== alpha ==
==> flow/design.v <==
module OQ1_Stopwatch(AN, Seg, Dot, CLK, Start, RESET);  
	output [3:0] AN;
	output [6:0] Seg;
	output Dot;
	input CLK, Start, RESET;
	parameter R = 2'b00;
    parameter W = 2'b01;
    parameter C = 2'b10;	
	reg  [11:0] divider_ds;
	reg  [5:0]  divider_ms;
	reg  [6:0]  Seg_Temp;
	reg  [3:0]  D3,D2,D1,D0,D_Temp,AN_Temp;
	reg  [1:0]  state,n_state;
	reg         dp;
	wire        RTC_ds,RTC_ms;
	always @(posedge CLK or posedge RESET) begin
	  if(RESET) divider_ms <= 0;
	  else if(divider_ms==32) divider_ms <= 0;
      else divider_ms <= divider_ms + 1;
    end
    assign RTC_ms = ((divider_ms == 32)?1'b1:1'b0);
	always @(posedge CLK or posedge RESET) begin
      if(RESET) divider_ds <= 0;
      else if(divider_ds==3276) divider_ds <= 0;
      else if(state==C) divider_ds <= divider_ds + 1;
    end
    assign RTC_ds = ((divider_ds == 3276)?1'b1:1'b0);
	always@(posedge CLK or posedge RESET) begin
      if(RESET) begin
        state <= R;
        D3 <= 0;
        D2 <= 0;
        D1 <= 0;
        D0 <= 0;
      end else begin
        state <= n_state;
        if(RTC_ds) begin
          if(D0 == 9) begin
            D0 <= 0;
            if(D1 == 9) begin
              D1 <= 0;
              if(D2 == 9) begin
                D2 <= 0;
                if(D3 == 9) begin
                  D3 <= 0;                  
                end else begin
                  D3 <= D3 + 1;
                end                    
              end else begin
                D2 <= D2 + 1;
              end      
            end else begin
              D1 <= D1 + 1;
            end
          end else begin
            D0 <= D0 + 1;
          end
        end      
      end
    end
    always@(*) begin
      case (state)
        R : if(RESET) n_state = R;
            else if(Start && !RESET) n_state = C;
            else n_state = W;
        W : if(RESET) n_state = R;
            else if(Start && !RESET) n_state = C;
            else n_state = W;
        C : if(RESET) n_state = R;
            else n_state = C;        
        default : n_state = R;
      endcase
    end
    always@(posedge CLK or posedge RESET) begin
      if(RESET) begin
        D_Temp  <= 4'b0000;
        AN_Temp <= 4'b1110;
        dp      <= 1'b0;
      end else if(RTC_ms) begin
      case(AN_Temp)
        4'b0111 : begin
                    D_Temp <= D0;
                    AN_Temp <= 4'b1110;
                    dp <= 1;
                  end
        4'b1110 : begin
                    D_Temp <= D1;
                    AN_Temp <= 4'b1101;
                    dp <= 0;
                  end
        4'b1101 : begin
                    D_Temp <= D2;
                    AN_Temp <= 4'b1011;
                    dp <= 1;
                  end
        4'b1011 : begin
                    D_Temp <= D3;
                    AN_Temp <= 4'b0111;
                    dp <= 1;
                  end
      endcase
      end
    end    
    always @(*) begin
        case(D_Temp)
          0 : Seg_Temp=7'b1000000; 
          1 : Seg_Temp=7'b1111001; 
          2 : Seg_Temp=7'b0100100; 
          3 : Seg_Temp=7'b0110000; 
          4 : Seg_Temp=7'b0011001; 
          5 : Seg_Temp=7'b0010010; 
          6 : Seg_Temp=7'b0000010; 
          7 : Seg_Temp=7'b1111000; 
          8 : Seg_Temp=7'b0000000; 
          9 : Seg_Temp=7'b0011000; 
          default : Seg_Temp=7'b0111111; 
      endcase
    end
    assign Seg = Seg_Temp;
    assign AN = AN_Temp;
    assign Dot = dp;
endmodule
clock: 2.45 ns
lec_check: 0
abc_area: 0
cap_margin: 20
core_aspect_ratio: 1.57
core_margin: 2
core_utilization: 70
cts_cluster_size: 21
gpl_timing_driven: 1
max_routing_layer: met4
min_routing_layer: met1
place_density_lb_addon: 0.11
setup_slack_margin: 0.64
slew_margin: 20
tns_end_percent: 80
run.sh (not shown) runs the stock make flow with config.mk's settings and CLKGATE_MAP_FILE=.
Inputs modified between alpha and beta:
# alpha
export LEC_CHECK = 0
export ABC_AREA = 0
export CAP_MARGIN = 20
export CORE_ASPECT_RATIO = 1.57
export CORE_MARGIN = 2
export CORE_UTILIZATION = 70
export CTS_CLUSTER_SIZE = 21
export GPL_TIMING_DRIVEN = 1
export MAX_ROUTING_LAYER = met4
export MIN_ROUTING_LAYER = met1
export PLACE_DENSITY_LB_ADDON = 0.11
export SETUP_SLACK_MARGIN = 0.64
export SLEW_MARGIN = 20
export TNS_END_PERCENT = 80
create_clock -name core_clock -period 2.45 [get_ports {CLK}]
# beta
export LEC_CHECK = 0
export CAP_MARGIN = 20
export CORE_MARGIN = 2
export CORE_UTILIZATION = 54
export SLEW_MARGIN = 20
create_clock -name core_clock -period 3.94 [get_ports {CLK}]
[summary]
- Critical path depth in beta is 1 above alpha.
- Synthesized area: beta vs alpha, no meaningful difference
- Final cell count without fillers was lower in beta than in alpha.
- Relative to alpha, the layout clock buffer count of beta is higher by 1.

========
== P ==
Starts from the design.v that is shown in full above.
clock: 10.0 ns
lec_check: 0
abc_area: 0
cap_margin: 15
cell_pad_in_sites_detail_placement: 2
cell_pad_in_sites_global_placement: 3
core_aspect_ratio: 0.8
core_margin: 8
core_utilization: 27
cts_cluster_size: 97
gpl_routability_driven: 0
gpl_timing_driven: 0
hold_slack_margin: -0.01
max_routing_layer: met4
slew_margin: 20
tns_end_percent: 60
> inputs changed (P -> Q)
- CAP_MARGIN now 5, was 15
- CELL_PAD_IN_SITES_GLOBAL_PLACEMENT no longer set, was 3
- ABC_AREA no longer set, was 0
- CORE_MARGIN now 2, was 8
- CORE_UTILIZATION now 40, was 27
- CTS_CLUSTER_SIZE no longer set, was 97
- TNS_END_PERCENT no longer set, was 60
- GPL_ROUTABILITY_DRIVEN no longer set, was 0
- MAX_ROUTING_LAYER no longer set, was met4
- CORE_ASPECT_RATIO no longer set, was 0.8
- GPL_TIMING_DRIVEN no longer set, was 0
- HOLD_SLACK_MARGIN now 0.17, was -0.01
- CELL_PAD_IN_SITES_DETAIL_PLACEMENT now 1, was 2
Notes after the runs:
Q vs P, horizontal die dimension went down by 41 um.
Comparing via count for Q and P, the bigger number came from P.
Delta (Q minus P): final net count now smaller; combinational share of cell area now larger; pin count of the biggest net entering global routing now larger; count of pins on the block boundary comparable.
Maximum vdd ir drop for Q: about 110% up relative to P
Slack of the worst reg-to-reg path in Q is 380 ps lower than in P
Q vs P, instance count: Q lower
Here is what was changed in the inputs of R compared with Q.
- clearing CELL_PAD_IN_SITES_DETAIL_PLACEMENT, which used to be 1
- clearing HOLD_SLACK_MARGIN, which used to be 0.17
- swapping 40 for 63 in CORE_UTILIZATION
- putting CORE_ASPECT_RATIO at 1.97 where nothing was set
- swapping 5 for 20 in CAP_MARGIN
==> comparison <==
R went all the way through synthesis, placement and routing and the layout is clean on timing, DRC and antenna. Looking at R and Q, the final period utilization is a wash. For Q, the timing endpoint of the critical path was Seg[4], unlike R, where it was Seg[3]. Via count: R and Q compared, lower one is Q. Compared with Q, in R sequential share of layout area now sits higher; global-route wire length before repair fell by 240 um.
Modified inputs, S compared to R
- putting TNS_END_PERCENT at 5 where nothing was set
- putting PLACE_DENSITY_LB_ADDON at 0.16 where nothing was set
- clearing CORE_ASPECT_RATIO, which used to be 1.97
- putting MAX_ROUTING_LAYER at met4 where nothing was set
- swapping 63 for 40 in CORE_UTILIZATION
Results
- Relative to R, HPWL after detailed placement decreased by 460 um in S.
- Re total die size: R was lower than S.
- S against R: length of routed wiring on met1 has increased, power now smaller.
- The total detailed-routing wirelength of S falls short of that of R by 6.0%.
- There was hardly any difference in ratio of final minimum period to clock period between S and R.
- Status: combinational fraction of design power parity (R, S)
- Final weighted congestion of routability-driven global placement (S vs. R) decreases by a little under 10%
- Taking R as the reference point, the met1 demand-to-capacity share in global routing of S falls by 4.3 points.
- Compared with R, S shows a total of clock buffers placed in the layout that is 1 lower.
- Vias: S below R
Power and IR drop assume default switching activity.
